==> delta <==
// can_node
module can_node (
    input  wire        clk,
    input  wire        rst,
    input  wire        tx_sig,
    output wire        tx_can_tx,
    output wire        tx_rst_n,
    output wire        tx_led,
    output wire [14:0] tx_crc_reg,
    output wire [3:0]  tx_dlc,
    output wire [10:0] tx_id,
    output wire [3:0]  tx_current_state,
    output wire [15:0] tx_bit_counter,
    output wire [63:0] tx_data,
    output wire        tx_send_frame,
    output wire        tx_sending_frame,
    output wire        tx_idle,
    input  wire        rx_can_rx_buf,
    output wire        rx_SOF_detected,
    output wire        rx_receiving_frame,
    output wire        rx_can_rx,
    output wire [10:0] rx_id_rx,
    output wire [3:0]  rx_dlc_rx,
    output wire [63:0] rx_crc_rx,
    output wire [63:0] rx_data_rx,
    output wire [3:0]  rx_current_state,
    output wire [31:0] rx_state_ascii,
    output wire        rx_red,
    output wire        rx_green,
    output wire        rx_blue,
    output wire        rx_debug_led,
    output wire [15:0] rx_bit_counter,
    output wire        rx_frame_valid
);
==> flow/config.mk <==
export PLATFORM = sky130hd
export DESIGN_NAME = can_node
export DESIGN_NICKNAME = can_node
export VERILOG_FILES = /design/flow/design.v
export SDC_FILE = /design/flow/constraint.sdc
export NUM_CORES = 4
export LEC_CHECK = 0
export CAP_MARGIN = 20
export CORE_MARGIN = 2
export CORE_UTILIZATION = 69
export CTS_CLUSTER_DIAMETER = 337
export CTS_CLUSTER_SIZE = 95
export PLACE_DENSITY = 0.36
export SLEW_MARGIN = 20
export TNS_END_PERCENT = 10
==> flow/constraint.sdc <==
create_clock -name core_clock -period 3.2 [get_ports {clk}]
set_input_delay 0.6400 -clock core_clock [delete_from_list [all_inputs] [get_ports {clk}]]
set_output_delay 0.6400 -clock core_clock [all_outputs]
set_load 0.01 [all_outputs]
run.sh (not shown) runs the stock make flow with config.mk's settings and CLKGATE_MAP_FILE=.
==> tundra (differences from delta) <==
Settings changed: CORE_UTILIZATION 69 to 68, CTS_CLUSTER_DIAMETER 337 to unset, CTS_CLUSTER_SIZE 95 to 33, PLACE_DENSITY 0.36 to unset, TNS_END_PERCENT 10 to 5.
==> flow/constraint.sdc (replaced) <==
create_clock -name core_clock -period 4.14 [get_ports {clk}]
set_input_delay 0.8280 -clock core_clock [delete_from_list [all_inputs] [get_ports {clk}]]
set_output_delay 0.8280 -clock core_clock [all_outputs]
set_load 0.01 [all_outputs]
==> pepper (differences from delta) <==
Settings changed: ABC_AREA set to 1, CORE_UTILIZATION 69 to 68, CTS_CLUSTER_DIAMETER 337 to unset, CTS_CLUSTER_SIZE 95 to unset, PLACE_DENSITY 0.36 to unset, TNS_END_PERCENT 10 to unset.
==> flow/constraint.sdc (replaced) <==
create_clock -name core_clock -period 11.0 [get_ports {clk}]
set_input_delay 2.2000 -clock core_clock [delete_from_list [all_inputs] [get_ports {clk}]]
set_output_delay 2.2000 -clock core_clock [all_outputs]
set_load 0.01 [all_outputs]
==> results <==
pepper went through all stages and came out clean. tundra finished but failed the layout checks on setup timing. delta did not get past 5_1_grt (GRT-0232).
Of delta and pepper, pepper has the higher die size (gap 9.6%, measured against pepper).
Of tundra and pepper, tundra has the higher worst hold slack (gap 0.0086 ns).
Of tundra and pepper, tundra has the higher non-clock buffer count (gap 115).
Between pepper and tundra, the lower setup slack is in tundra (gap 6.2 ns).
Of pepper and tundra, pepper has the higher count of clock-buffer cells in the layout (gap 3).
Of pepper and tundra, tundra has the higher core utilization (gap 8.9 points).
Between tundra and pepper, the lower routed wire length is in pepper (gap about 6.6%, measured against pepper).
Sequential share of layout area: tundra is higher than pepper (0.056 points).
Area after synthesis: delta is smaller than pepper (8.5%).
In pepper the register-to-register slack is better than in tundra, by 6.2 ns.
Against tundra, the via count of pepper is larger by about 7%.
==> figures <==
Yosys stat chip area: pepper 15000 µm²; delta 13700 µm²; tundra 13700 µm²
Clock buffer cells: pepper 38; delta -; tundra 35
Dominant class by area: pepper combinational gates; delta -; tundra combinational gates
Critical path type: pepper flip-flop to flip-flop; delta -; tundra flip-flop to flip-flop
Count of maximum capacitance violations: pepper 0; delta -; tundra 0
Post-Syn Area: pepper 15000 µm²; delta 13700 µm²; tundra 13700 µm²
R2r worst-path depth: pepper 14; delta -; tundra 17
Final Skew: pepper 0.0159 ns; delta -; tundra 0.0168 ns
Final instance count without filler cells: pepper 2838; delta -; tundra 2341
Register area share after synthesis: pepper 0.300; delta 0.328; tundra 0.328
Part of the total power dissipated in the clock network: pepper 0.304; delta -; tundra 0.382
CP startpoint: pepper u_rx.bit_counter[0]; delta -; tundra u_rx.dlc_rx[1]
Standby leakage power: pepper 7.73 nW; delta -; tundra 6.74 nW
Fin Setup TNS: pepper 0 ns; delta -; tundra -6.14 ns
Final hold slack: pepper 0.452 ns; delta -; tundra 0.461 ns
Fraction of power consumed by combinational cells: pepper 0.376; delta -; tundra 0.227
Post-cts gate resize count: pepper 0; delta 88; tundra 25
Power consumed by the clock network: pepper 0.803 mW; delta -; tundra 2.14 mW
Bufs and invs on worst path: pepper 4; delta -; tundra 3
Worst min-delay path endpoint: pepper u_rx.data_rx[50]; delta -; tundra u_rx.crc_rx[42]
Status: pepper complete, no violations; delta stopped before the end; tundra failed layout checks
Stage where the flow stopped: pepper -; delta 5_1_grt; tundra -
Violated checks: pepper -; delta -; tundra setup timing
Yosys simple share: pepper 0.399; delta 0.282; tundra 0.282
Power is estimated from default activity; no workload was simulated.
